Setup of JK:
==> flow/design.v <==
module dffhr (d, r, clk, q);
  parameter WIDTH = 1;
  input 			r;
  input 			clk;
  input 	[WIDTH-1:0] 	d;
  output 	[WIDTH-1:0] 	q;
  reg 		[WIDTH-1:0] 	q;
  always @ (posedge clk) 
    if ( r ) 
      q <= {WIDTH{1'b0}};
    else
      q <= d;
endmodule  
module sha1_round (cv_in, w, round, cv_out);
   input [159:0] cv_in;
   input [31:0]  w;
   input [6:0]   round;
   output [159:0] cv_out;
   reg [31:0]     k;
   reg [31:0]     f;
   wire [31:0]    a_shift;
   wire [31:0]    b_shift;
   wire [31:0]    add_result;
   wire [31:0]    a = cv_in[159:128];
   wire [31:0]    b = cv_in[127:96];
   wire [31:0]    c = cv_in[95:64];
   wire [31:0]    d = cv_in[63:32];
   wire [31:0]    e = cv_in[31:0];
   always @(round)
     begin
        k = 32'd0;
        if ((round >= 7'd0) && (round <= 7'd19))
          k = 32'h5A827999;
        if ((round >= 7'd20) && (round <= 7'd39))
          k = 32'h6ED9EBA1;
        if ((round >= 7'd40) && (round <= 7'd59))
          k = 32'h8F1BBCDC;
        if ((round >= 7'd60) && (round <= 7'd79))
          k = 32'hCA62C1D6;
     end  
   always @(round or b or c or d)
     begin
        f = 32'd0;
        if ((round >= 7'd0) && (round <= 7'd19))
          f = ((b & c) | (~b & d));
        if ((round >= 7'd20) && (round <= 7'd39))
          f = (b ^ c ^ d);
        if ((round >= 7'd40) && (round <= 7'd59))
          f = ((b & c) | (b & d) | (c & d));
        if ((round >= 7'd60) && (round <= 7'd79))
          f = (b ^ c ^ d);
     end  
   assign a_shift = {a[26:0], a[31:27]};
   assign b_shift = {b[1:0], b[31:2]};
   assign add_result = (a_shift + ((f + k) + (e + w)));
   assign cv_out = {add_result, a, b_shift, c, d};
endmodule  
module sha1_exec(clk, reset, start, data_in, load_in, cv, 
  use_prev_cv, busy, out_valid, cv_next);
   input clk, reset;     
   input start;
   input [31:0] data_in;
   input load_in;
   input [159:0] cv;
   input use_prev_cv;
   output        busy;
   output        out_valid;
   output [159:0] cv_next;  
   reg            busy;         
   reg            out_valid;    
   reg [6:0]      rnd_cnt_d;    
   wire [6:0]     rnd_cnt_q;    
   wire [159:0]   rnd_d;        
   wire [159:0]   rnd_q;
   wire [159:0]   sha1_round_wire;   
   wire [159:0]   cv_d;         
   wire [159:0]   cv_q;         
   wire [159:0]   cv_next_d;    
   wire [159:0]   cv_next_q;
   parameter      IDLE = 2'b00;
   parameter      CALC = 2'b01;
   parameter      VALID_OUT = 2'b10;
   parameter      VALID_OUT2 = 2'b11;
   wire [1:0]     state; 
   reg [1:0]      next_state;
   wire [511:0]   w_d;
   wire [511:0]   w_q;
   wire [511:0]   w_temp;
   wire [31:0]    w;    
   wire [31:0]    w_gen_temp = w_temp[511:480] ^ w_temp[447:416] ^ 
                  w_temp[255:224] ^ w_temp[95:64];  
   wire [31:0]    w_gen = {w_gen_temp[30:0], w_gen_temp[31]};
   assign         w_d = ((load_in == 1'b1) ? w_temp :
                  ((rnd_cnt_q < 7'd15) ? w_temp : 
                  {w_gen, w_temp[479:0]}));
   assign w_temp = (state == CALC) ? {w_q[479:0], w_q[511:480]} : 
     ((load_in == 1'b1) ? {w_q[479:0], data_in} : w_q);
   assign w = w_q[511:480];
   sha1_round sha1_round(.cv_in(rnd_q), .w(w), .round(rnd_cnt_q),
                           .cv_out(sha1_round_wire));
   assign         rnd_d = ((state == CALC) ? sha1_round_wire : 
     (use_prev_cv == 1'b1) ? cv_next_q : cv);
   assign         cv_d = ((state == CALC) ? cv_q : 
     (use_prev_cv == 1'b1) ? cv_next_q : cv);
   assign         cv_next_d = (state == VALID_OUT) ? 
                                ({cv_q[159:128] + rnd_q[159:128],
                                  cv_q[127:96] + rnd_q[127:96],
                                  cv_q[95:64] + rnd_q[95:64],
                                  cv_q[63:32] + rnd_q[63:32],
                                  cv_q[31:0] + rnd_q[31:0]}) :
                                  (cv_next_q);
   assign         cv_next = cv_next_q;
   always @(state or start or rnd_cnt_q)
     begin
        out_valid = 1'b0;       
        busy = 1'b0;
        rnd_cnt_d = 7'b0000000;
        case (state)
          IDLE : begin
             out_valid = 1'b0;
             rnd_cnt_d = 7'b0000000;
             if (start) begin
                busy = 1'b1;
                next_state = CALC;
             end
             else begin
                busy = 1'b1;
                next_state = IDLE;
             end
          end  
          CALC : begin
             busy = 1'b1;
             out_valid = 1'b0;
             if (start) begin
                next_state = IDLE;
                rnd_cnt_d = 7'd0000000;
             end
             else if (rnd_cnt_q == 7'd79) begin
                next_state = VALID_OUT;
                rnd_cnt_d = 7'd0000000;
             end
             else begin
                next_state = CALC;
                rnd_cnt_d = rnd_cnt_q + 7'd0000001;
             end
          end  
          VALID_OUT : begin
             busy = 1'b1;
             out_valid = 1'b0;       
             if (start) begin
                next_state = IDLE;
                rnd_cnt_d = 7'd0000000;
             end else begin
                next_state = VALID_OUT2;
             end
          end     
          VALID_OUT2 : begin
             busy = 1'b0;
             out_valid = 1'b1;
             if (start) begin
                next_state = CALC;
             end
             else begin
                next_state = IDLE;
             end
          end
          default : begin
             next_state = IDLE;
          end
        endcase
     end          
   dffhr #(7) rnd_cnt_reg (.d(rnd_cnt_d), .q(rnd_cnt_q),
                           .clk(clk), .r(reset));
   dffhr #(2) state_reg (.d(next_state), .q(state), 
                         .clk(clk), .r(reset)); 
   dffhr #(512) w_reg (.d(w_d), .q(w_q), .clk(clk), .r(reset));
   dffhr #(160) cv_reg (.d(cv_d), .q(cv_q), .clk(clk), .r(reset));
   dffhr #(160) rnd_reg (.d(rnd_d), .q(rnd_q), .clk(clk), .r(reset));
   dffhr #(160) cv_next_reg (.d(cv_next_d), .q(cv_next_q),
                             .clk(clk), .r(reset));   
endmodule  
make LEC_CHECK=0 ABC_AREA=1 CAP_MARGIN=5 CORE_ASPECT_RATIO=1.67 CORE_MARGIN=4 CORE_UTILIZATION=31 GPL_TIMING_DRIVEN=0 MAX_ROUTING_LAYER=met4 PLACE_DENSITY_LB_ADDON=0.03 SLEW_MARGIN=0 finish   # period 9.92 ns
run.sh (not shown) runs the stock make flow with config.mk's settings and CLKGATE_MAP_FILE=.
JK ended with every stage complete and zero timing, DRC or antenna violations.
Modified inputs, MS compared to JK
- setting PLACE_DENSITY to 0.66 for the first time
- changing CAP_MARGIN from 5 to 20
- changing SLEW_MARGIN from 0 to 20
- removing PLACE_DENSITY_LB_ADDON (formerly 0.03)
- removing CORE_ASPECT_RATIO (formerly 1.67)
- removing GPL_TIMING_DRIVEN (formerly 0)
- removing ABC_AREA (formerly 1)
- changing CORE_MARGIN from 4 to 2
- changing CORE_UTILIZATION from 31 to 72
- changing the clock period (ns, I/O delays scaled along) from 9.92 to 4.65
[summary]
- Xor and xnor fraction of the mapped netlist area (MS over JK): increase, 1.9 points
- Lower area of the synthesized netlist per yosys stat among MS and JK: MS
- Relative to JK, the final cell area reported for MS is lower.
- Although it ran to completion, MS produced a layout that fails the final checks because of setup timing.
For AL, these inputs were changed with respect to MS:
- PLACE_DENSITY: 0.66 -> unset
- GPL_TIMING_DRIVEN: unset -> 0
- CORE_UTILIZATION: 72 -> 40
- GPL_ROUTABILITY_DRIVEN: unset -> 1
- MIN_ROUTING_LAYER: unset -> met2
- MAX_ROUTING_LAYER: met4 -> unset
- ABC_AREA: unset -> 1
- CORE_ASPECT_RATIO: unset -> 0.82
- the clock period (ns, I/O delays scaled along): 4.65 -> 4.33
On weighted congestion at the end of routability-driven global placement, the lower figure sits with MS, not AL.
Area after synthesis ended up about 2.7% higher on AL than on MS.
NOTE synthesized cell count MS->AL increased by more than 10%
Max post-synthesis chip area from yosys across AL and MS: AL
AL ended up with a lower multiplexer area fraction after synthesis than MS did.
AL failed in 5_1_grt with GRT-0116.
Complete run, failing final checks: MS, reason setup timing.
Changes in TR relative to AL:
- changing CORE_UTILIZATION from 40 to 72
- removing MIN_ROUTING_LAYER (formerly met2)
- changing CORE_ASPECT_RATIO from 0.82 to 0.91
- setting CTS_CLUSTER_DIAMETER to 396 for the first time
- setting CTS_CLUSTER_SIZE to 10 for the first time
- removing GPL_TIMING_DRIVEN (formerly 0)
- setting TNS_END_PERCENT to 5 for the first time
- setting PLACE_DENSITY to 0.37 for the first time
- removing GPL_ROUTABILITY_DRIVEN (formerly 1)
- setting HOLD_SLACK_MARGIN to 0.29 for the first time
- changing the clock period (ns, I/O delays scaled along) from 4.33 to 3.88
==> results <==
- The flow completed for TR, but it is not clean: the layout still shows setup timing.
- Diff AL and TR: count of buffers from port buffering lower in AL
- Diff AL -> TR | number of placement rows | down by more than 10%
- In terms of register bit count reported by yosys, TR and AL differ only marginally.
- When TR is set beside AL, its core footprint turns out to be about 45% smaller.

* * *

// sha1_exec: RTL as listed in full above, without the edits since
export LEC_CHECK = 0
export ABC_AREA = 1
export CAP_MARGIN = 30
export CELL_PAD_IN_SITES_DETAIL_PLACEMENT = 1
export CELL_PAD_IN_SITES_GLOBAL_PLACEMENT = 1
export CORE_ASPECT_RATIO = 1.34
export CORE_MARGIN = 2
export CORE_UTILIZATION = 37
export CTS_CLUSTER_SIZE = 36
export GPL_ROUTABILITY_DRIVEN = 0
export GPL_TIMING_DRIVEN = 0
export HOLD_SLACK_MARGIN = 0.01
export MAX_ROUTING_LAYER = met4
export PLACE_DENSITY_LB_ADDON = 0.19
export SETUP_SLACK_MARGIN = -0.91
export SLEW_MARGIN = 20
create_clock -name core_clock -period 11.0 [get_ports {clk}]
Edit:
ABC_AREA = not set   (was 1)
CAP_MARGIN = 20   (was 30)
CELL_PAD_IN_SITES_DETAIL_PLACEMENT = not set   (was 1)
CELL_PAD_IN_SITES_GLOBAL_PLACEMENT = not set   (was 1)
CORE_ASPECT_RATIO = not set   (was 1.34)
CORE_UTILIZATION = 40   (was 37)
CTS_CLUSTER_SIZE = not set   (was 36)
GPL_ROUTABILITY_DRIVEN = not set   (was 0)
GPL_TIMING_DRIVEN = not set   (was 0)
HOLD_SLACK_MARGIN = not set   (was 0.01)
MAX_ROUTING_LAYER = not set   (was met4)
PLACE_DENSITY_LB_ADDON = not set   (was 0.19)
SETUP_SLACK_MARGIN = not set   (was -0.91)
clock period = 8.0 ns   (was 11.0 ns; I/O delays follow)
After rerunning: The changed run completed without violations. Hold slack is about the same. First-iteration DRC count falls by 0.56%. Core utilization increases by 2.8 points. Maximum frequency shrinks by 11%. Final area came out lower by 4.5%.
Edit:
ABC_AREA = 1   (was not set)
CORE_UTILIZATION = 72   (was 40)
CTS_CLUSTER_DIAMETER = 397   (was not set)
CTS_CLUSTER_SIZE = 10   (was not set)
HOLD_SLACK_MARGIN = 0.28   (was not set)
SETUP_SLACK_MARGIN = 0.48   (was not set)
TNS_END_PERCENT = 5   (was not set)
clock period = 3.87 ns   (was 8.0 ns; I/O delays follow)
After rerunning: This time the run finished but failed the layout checks on negative setup slack. Clock-buffer cell count went down by 49. Worst setup slack loses 2500 ps. Worst hold slack barely changes. Die size is lower by about 40%.
